Setup of yarrow:
## MACRegister
module MACRegister(
    input clk,
    input rst,
    input [1:0] opcode,
    input [15:0] a,
    input [15:0] b,
    output [31:0] dataOut
    );
==> flow/config.mk <==
export PLATFORM = sky130hd
export DESIGN_NAME = MACRegister
export DESIGN_NICKNAME = MACRegister
export VERILOG_FILES = /design/flow/design.v
export SDC_FILE = /design/flow/constraint.sdc
export NUM_CORES = 4
export LEC_CHECK = 0
export ABC_AREA = 1
export CAP_MARGIN = 20
export CORE_MARGIN = 2
export CORE_UTILIZATION = 43
export CTS_CLUSTER_DIAMETER = 343
export CTS_CLUSTER_SIZE = 100
export HOLD_SLACK_MARGIN = -0.09
export SLEW_MARGIN = 0
export TNS_END_PERCENT = 15
==> flow/constraint.sdc <==
create_clock -name core_clock -period 19.0 [get_ports {clk}]
set_input_delay 3.8000 -clock core_clock [delete_from_list [all_inputs] [get_ports {clk}]]
set_output_delay 3.8000 -clock core_clock [all_outputs]
set_load 0.01 [all_outputs]
run.sh (not shown) runs the stock make flow with config.mk's settings and CLKGATE_MAP_FILE=.
Input-level comparison between harbor and yarrow:
# yarrow
export LEC_CHECK = 0
export ABC_AREA = 1
export CAP_MARGIN = 20
export CORE_MARGIN = 2
export CORE_UTILIZATION = 43
export CTS_CLUSTER_DIAMETER = 343
export CTS_CLUSTER_SIZE = 100
export HOLD_SLACK_MARGIN = -0.09
export SLEW_MARGIN = 0
export TNS_END_PERCENT = 15
create_clock -name core_clock -period 19.0 [get_ports {clk}]
# harbor
export LEC_CHECK = 0
export ABC_AREA = 1
export CAP_MARGIN = 20
export CORE_MARGIN = 2
export CORE_UTILIZATION = 40
export MAX_ROUTING_LAYER = met4
export SLEW_MARGIN = 20
create_clock -name core_clock -period 29.9 [get_ports {clk}]
==> comparison <==
Compared with yarrow, net count of the finished layout in harbor decreased by a few percent.
Going from yarrow to harbor, number of inserted filler cells in the final layout grows by 9.9%.
| hold slack | lower: harbor |
Comparing yarrow and harbor, the higher wire length of the first global-routing pass is on yarrow.
Between harbor and yarrow, the final cell count without fillers does not differ in any meaningful way.
Design area, harbor vs yarrow: down by a few percent
Summary of harbor over yarrow: estimated wirelength of the detail-placed design saw a decrease, required time reported for the critical path endpoint went up, vertical extent of the die saw an increase.


## rev 12
MACRegister again, from the RTL that the note above started with.
Design MACRegister, start of the top module:
module MACRegister(
    input clk,
    input rst,
    input [1:0] opcode,
    input [15:0] a,
    input [15:0] b,
    output [31:0] dataOut
    );
clock: 6.67 ns
lec_check: 0
abc_area: 1
cap_margin: 20
core_margin: 2
core_utilization: 72
cts_cluster_diameter: 373
cts_cluster_size: 94
setup_slack_margin: -0.65
slew_margin: 20
tns_end_percent: 10
Rev 12 finished every stage; the final checks, however, were not passed, the failures being negative setup slack.
> inputs changed (rev 12 -> rev 13)
--- a/flow/config.mk
+++ b/flow/config.mk
@@ -11,4 +11,2 @@
-export CORE_UTILIZATION = 72
-export CTS_CLUSTER_DIAMETER = 373
-export CTS_CLUSTER_SIZE = 94
-export SETUP_SLACK_MARGIN = -0.65
+export CORE_UTILIZATION = 65
+export SETUP_SLACK_MARGIN = 1.0
@@ -16 +13,0 @@
-export TNS_END_PERCENT = 10
==> flow/constraint.sdc <==
create_clock -name core_clock -period 11.0 [get_ports {clk}]
set_input_delay 2.2000 -clock core_clock [delete_from_list [all_inputs] [get_ports {clk}]]
set_output_delay 2.2000 -clock core_clock [all_outputs]
set_load 0.01 [all_outputs]
### Flow results
[rev 13 vs rev 12] final non-filler cell area: lower in rev 13
On placeable core region, rev 12 beats rev 13.
Setup slack delta (rev 13 − rev 12): favourable
Rev 13: complete, dirty (negative setup slack)


Starting RTL as in the previous note.
clock: 19.0 ns
lec_check: 0
abc_area: 1
cap_margin: 5
core_margin: 2
core_utilization: 60
cts_cluster_diameter: 343
cts_cluster_size: 100
hold_slack_margin: -0.09
place_density: 0.42
slew_margin: 0
Change:
==> flow/config.mk (replaced) <==
export PLATFORM = sky130hd
export DESIGN_NAME = MACRegister
export DESIGN_NICKNAME = MACRegister
export VERILOG_FILES = /design/flow/design.v
export SDC_FILE = /design/flow/constraint.sdc
export NUM_CORES = 4
export LEC_CHECK = 0
export ABC_AREA = 1
export CAP_MARGIN = 20
export CORE_MARGIN = 2
export CORE_UTILIZATION = 72
export SETUP_SLACK_MARGIN = 1.0
export SLEW_MARGIN = 20
==> flow/constraint.sdc (replaced) <==
create_clock -name core_clock -period 11.4 [get_ports {clk}]
set_input_delay 2.2800 -clock core_clock [delete_from_list [all_inputs] [get_ports {clk}]]
set_output_delay 2.2800 -clock core_clock [all_outputs]
set_load 0.01 [all_outputs]
=>
- This time the run finished but failed the layout checks on setup timing
- routed wire length is higher by 12%
- non-clock buffer count increases by 41
- global-route usage rose by 5.7 points
- cell count hardly moves
- hold slack is better by 33 ps
- core utilization climbs by 17 points
- first-iteration DRC count came out higher by 71%
- worst setup slack got worse by 4900 ps
- via count climbs by 7.3%
- die size shrinks by 16%


MACRegister again, from the RTL that the note above started with.
clock: 20.0 ns
lec_check: 0
abc_area: 1
cap_margin: 30
cell_pad_in_sites_detail_placement: 2
core_margin: 2
core_utilization: 28
cts_cluster_diameter: 257
gpl_routability_driven: 1
gpl_timing_driven: 1
max_routing_layer: met4
setup_slack_margin: -0.27
slew_margin: 20
tns_end_percent: 15
Next try:
==> flow/config.mk (replaced) <==
export PLATFORM = sky130hd
export DESIGN_NAME = MACRegister
export DESIGN_NICKNAME = MACRegister
export VERILOG_FILES = /design/flow/design.v
export SDC_FILE = /design/flow/constraint.sdc
export NUM_CORES = 4
export LEC_CHECK = 0
export CAP_MARGIN = 20
export CORE_MARGIN = 2
export CORE_UTILIZATION = 9
export SETUP_SLACK_MARGIN = 1.0
export SLEW_MARGIN = 20
==> flow/constraint.sdc (replaced) <==
create_clock -name core_clock -period 19.2 [get_ports {clk}]
set_input_delay 3.8400 -clock core_clock [delete_from_list [all_inputs] [get_ports {clk}]]
set_output_delay 3.8400 -clock core_clock [all_outputs]
set_load 0.01 [all_outputs]
The changed run finished with timing, DRC and antenna clean.
Area after synthesis came out lower by about 4%.
Routed wire length came out lower by 37%.
Core utilization came out lower by 20 points.
Flip-flop count does not change.
Setup slack gets better by 1.2 ns.
Via count came out lower by 19%.
Clock-buffer cell count is unchanged.


## P
Starting RTL as in the previous note.
clock: 19.0 ns
lec_check: 0
cap_margin: 20
core_aspect_ratio: 1.11
core_margin: 2
core_utilization: 40
max_routing_layer: met5
place_density_lb_addon: 0.25
setup_slack_margin: -0.43
slew_margin: 20
[inputs] Q vs P
Settings: a deleted MAX_ROUTING_LAYER that had been met5; a deleted PLACE_DENSITY_LB_ADDON that had been 0.25; an added PLACE_DENSITY of 0.67; a change of CORE_UTILIZATION from 40 to 72; a deleted CORE_ASPECT_RATIO that had been 1.11; a deleted SETUP_SLACK_MARGIN that had been -0.43; a change of the clock period (ns, I/O delays scaled along) from 19.0 to 15.1.
==> results <==
In terms of hold violation total from the final report, P and Q differ only marginally. Q -> stages 100% | layout checks FAIL | negative setup slack. Looking only at stage delay of the slowest cell on the critical path, and setting everything else aside, the higher value of Q and P goes to P. P → Q: logic depth of the worst path, buffers included picked up an extra about 2.6%; total detailed-routing wirelength went up 3500 um; weighted congestion at the end of routability-driven global placement shows an increase of about 10%; minimum hold slack stayed essentially flat.
Modified inputs, R compared to Q
Settings: changing CORE_UTILIZATION from 72 to 69; setting SETUP_SLACK_MARGIN to 1.0 for the first time; removing PLACE_DENSITY (formerly 0.67); changing the clock period (ns, I/O delays scaled along) from 15.1 to 11.4.
--- outcome ---
- To summarise R: no stage aborted, but the layout did not pass its checks, failing on negative setup slack.
- R ended up with a lower global router's overall resource usage than Q did.
- Routed wire in R totals less than in Q.
- R vs Q: wire length on met1 down by a few percent
- Number of setup buffers added after CTS sits lower in R than in Q.
- Q has lower non-clock buffer count than R.


Setup of run B:
Starting RTL as in the previous note.
==> flow/config.mk <==
export PLATFORM = sky130hd
export DESIGN_NAME = MACRegister
export DESIGN_NICKNAME = MACRegister
export VERILOG_FILES = /design/flow/design.v
export SDC_FILE = /design/flow/constraint.sdc
export NUM_CORES = 4
export LEC_CHECK = 0
export CAP_MARGIN = 20
export CELL_PAD_IN_SITES_GLOBAL_PLACEMENT = 0
export CORE_ASPECT_RATIO = 1.38
export CORE_MARGIN = 2
export CORE_UTILIZATION = 57
export CTS_CLUSTER_DIAMETER = 390
export CTS_CLUSTER_SIZE = 38
export SETUP_SLACK_MARGIN = 2.54
export SLEW_MARGIN = 20
export TNS_END_PERCENT = 75
==> flow/constraint.sdc <==
create_clock -name core_clock -period 28.2 [get_ports {clk}]
set_input_delay 5.6400 -clock core_clock [delete_from_list [all_inputs] [get_ports {clk}]]
set_output_delay 5.6400 -clock core_clock [all_outputs]
set_load 0.01 [all_outputs]
## Diff of input files: run D against run B
- TNS_END_PERCENT no longer set, was 75
- CORE_ASPECT_RATIO no longer set, was 1.38
- CTS_CLUSTER_DIAMETER no longer set, was 390
- CTS_CLUSTER_SIZE no longer set, was 38
- CELL_PAD_IN_SITES_GLOBAL_PLACEMENT no longer set, was 0
- SETUP_SLACK_MARGIN now 5.0, was 2.54
- CORE_UTILIZATION now 40, was 57
- the clock period (ns, I/O delays scaled along) now 17.7, was 28.2
## What came out
- Looking at final core utilization across run B and run D, the one that comes out lower is run D.
- Sort run B and run D by post-synthesis to final-layout area growth, ascending, and run B comes first.
- Final routed wirelength across all metal layers essentially unchanged between run D and run B.
- Run D gives less worst setup margin than run B did.
- Diff run B -> run D | die width | increase of 43 µm


## JK
Starting RTL as in the previous note.
Settings: LEC_CHECK=0, ABC_AREA=1, CAP_MARGIN=35, CELL_PAD_IN_SITES_GLOBAL_PLACEMENT=0, CORE_ASPECT_RATIO=0.83, CORE_MARGIN=2, CORE_UTILIZATION=72, CTS_CLUSTER_DIAMETER=225, CTS_CLUSTER_SIZE=88, PLACE_DENSITY=0.41, SETUP_SLACK_MARGIN=-0.76, SLEW_MARGIN=35, TNS_END_PERCENT=75; clock period 9.84 ns.
Although JK finished all stages, its layout failed final checks on negative setup slack.
The following lists how MS was set up differently from JK:
==> flow/config.mk <==
export PLATFORM = sky130hd
export DESIGN_NAME = MACRegister
export DESIGN_NICKNAME = MACRegister
export VERILOG_FILES = /design/flow/design.v
export SDC_FILE = /design/flow/constraint.sdc
export NUM_CORES = 4
export LEC_CHECK = 0
export ABC_AREA = 1
export CAP_MARGIN = 40
export CORE_MARGIN = 2
export CORE_UTILIZATION = 72
export CTS_CLUSTER_DIAMETER = 159
export CTS_CLUSTER_SIZE = 82
export SETUP_SLACK_MARGIN = -0.49
export SLEW_MARGIN = 20
==> flow/constraint.sdc <==
create_clock -name core_clock -period 14.1 [get_ports {clk}]
set_input_delay 2.8200 -clock core_clock [delete_from_list [all_inputs] [get_ports {clk}]]
set_output_delay 2.8200 -clock core_clock [all_outputs]
set_load 0.01 [all_outputs]
[summary]
JK: complete, dirty (negative setup slack)
Although it ran to completion, MS produced a layout that fails the final checks because of negative setup slack.
On utilization: between MS and JK, it ends up higher for JK.
Summary of MS over JK: routed wire length on met2 lost about 1.6%, average via count per standard cell lost 0.63%.
Cell total after placement (MS vs. JK) decreases by a few percent
Summary of MS over JK: area growth from synthesis to layout -1.9 points; number of vias after detailed routing -3.0%; all-layer global routing usage -0.99 points.
#### Input delta (AL over MS)
-- flow/config.mk --
<<< MS, line 7
export LEC_CHECK = 0
export ABC_AREA = 1
export CAP_MARGIN = 40
export CORE_MARGIN = 2
export CORE_UTILIZATION = 72
export CTS_CLUSTER_DIAMETER = 159
export CTS_CLUSTER_SIZE = 82
export SETUP_SLACK_MARGIN = -0.49
>>> AL, line 7
export LEC_CHECK = 0
export CAP_MARGIN = 20
export CORE_MARGIN = 2
export CORE_UTILIZATION = 68
export SETUP_SLACK_MARGIN = -0.49
==> flow/constraint.sdc <==
create_clock -name core_clock -period 15.3 [get_ports {clk}]
set_input_delay 3.0600 -clock core_clock [delete_from_list [all_inputs] [get_ports {clk}]]
set_output_delay 3.0600 -clock core_clock [all_outputs]
set_load 0.01 [all_outputs]
Results
AL and MS: no clean run
MS finished all stages; however, its layout fails the closing checks, the failures being negative setup slack.
For synthesized cell count, dividing the value from MS by the value from AL gives 1.2.
In the reports for AL and MS, the larger global-route usage belongs to MS.
MS → AL: worst setup slack +0.82 ns, post-route clock period utilization now smaller.


== orange ==
MACRegister again, from the RTL that the note above started with.
clock: 20.0 ns
lec_check: 0
abc_area: 1
cap_margin: 30
cell_pad_in_sites_detail_placement: 2
core_margin: 2
core_utilization: 63
cts_cluster_diameter: 257
gpl_routability_driven: 1
gpl_timing_driven: 1
max_routing_layer: met4
slew_margin: 20
Status(orange) = ERROR, stage = detailed placement (3_5_place_dp)
What blue does differently from orange at the input level:
==> flow/config.mk <==
export PLATFORM = sky130hd
export DESIGN_NAME = MACRegister
export DESIGN_NICKNAME = MACRegister
export VERILOG_FILES = /design/flow/design.v
export SDC_FILE = /design/flow/constraint.sdc
export NUM_CORES = 4
export LEC_CHECK = 0
export CAP_MARGIN = 20
export CORE_MARGIN = 2
export CORE_UTILIZATION = 65
export SETUP_SLACK_MARGIN = 1.0
export SLEW_MARGIN = 20
==> flow/constraint.sdc <==
create_clock -name core_clock -period 19.2 [get_ports {clk}]
set_input_delay 3.8400 -clock core_clock [delete_from_list [all_inputs] [get_ports {clk}]]
set_output_delay 3.8400 -clock core_clock [all_outputs]
set_load 0.01 [all_outputs]
Both conditions hold for blue: the flow ran to the end and the final layout passed the timing, DRC and antenna checks.
Min initial standard-cell utilization of the core across orange and blue: orange
On final estimated routing congestion in global placement, orange and blue are basically level.
Looking at synthesized cell count, blue sits 231 below orange.


Starting RTL as in the previous note.
Settings: LEC_CHECK=0, CAP_MARGIN=0, CORE_MARGIN=2, CORE_UTILIZATION=72, CTS_CLUSTER_DIAMETER=378, CTS_CLUSTER_SIZE=13, PLACE_DENSITY=0.64, SETUP_SLACK_MARGIN=1.29, SLEW_MARGIN=20; clock period 5.45 ns.
The baseline reached the layout checks and failed them: negative setup slack.
Then changed:
ABC_AREA = 1   (was unset)
CAP_MARGIN = 20   (was 0)
CTS_CLUSTER_DIAMETER = unset   (was 378)
CTS_CLUSTER_SIZE = unset   (was 13)
PLACE_DENSITY = unset   (was 0.64)
PLACE_DENSITY_LB_ADDON = 0.08   (was unset)
SETUP_SLACK_MARGIN = unset   (was 1.29)
clock period = 14.1 ns   (was 5.45 ns; I/O delays follow)
Outcome:
- The new run finished but fails on negative setup slack
- setup slack gains 7.0 ns
- clock-buffer cell count is unchanged
- clock skew hardly moves
- register-to-register slack improves by 8.4 ns
- cell count went up by 14%
- via count went up by 8.1%


MACRegister again, from the RTL that the note above started with.
## MACRegister
module MACRegister(
    input clk,
    input rst,
    input [1:0] opcode,
    input [15:0] a,
    input [15:0] b,
    output [31:0] dataOut
    );
clock: 11.9 ns
lec_check: 0
cap_margin: 35
cell_pad_in_sites_detail_placement: 2
cell_pad_in_sites_global_placement: 3
core_aspect_ratio: 1.11
core_margin: 7
core_utilization: 40
cts_cluster_diameter: 341
gpl_timing_driven: 0
max_routing_layer: met4
place_density_lb_addon: 0.25
slew_margin: 20
tns_end_percent: 15
The starting point finished but failed the layout checks on negative setup slack.
Rerun with:
- CAP_MARGIN: 35 -> 20
- CELL_PAD_IN_SITES_DETAIL_PLACEMENT: 2 -> default
- CELL_PAD_IN_SITES_GLOBAL_PLACEMENT: 3 -> default
- CORE_ASPECT_RATIO: 1.11 -> default
- CORE_MARGIN: 7 -> 2
- CTS_CLUSTER_DIAMETER: 341 -> default
- GPL_TIMING_DRIVEN: 0 -> default
- MAX_ROUTING_LAYER: met4 -> default
- PLACE_DENSITY_LB_ADDON: 0.25 -> default
- SETUP_SLACK_MARGIN: default -> 1.0
- TNS_END_PERCENT: 15 -> default
- clock period: 11.9 -> 17.7 ns (I/O delays scaled with it)
The changed run produced a clean layout.
Routed wire length goes down by about 35%.
Count of clock-buffer cells in the layout does not change.
Sequential share of layout area rose by 0.14 points.
Non-clock buffer count decreases by 55.
Die area shrinks by about 12%.
Via count went down by about 9%.
Setup slack improves by 4.9 ns.
Synthesized area does not change.
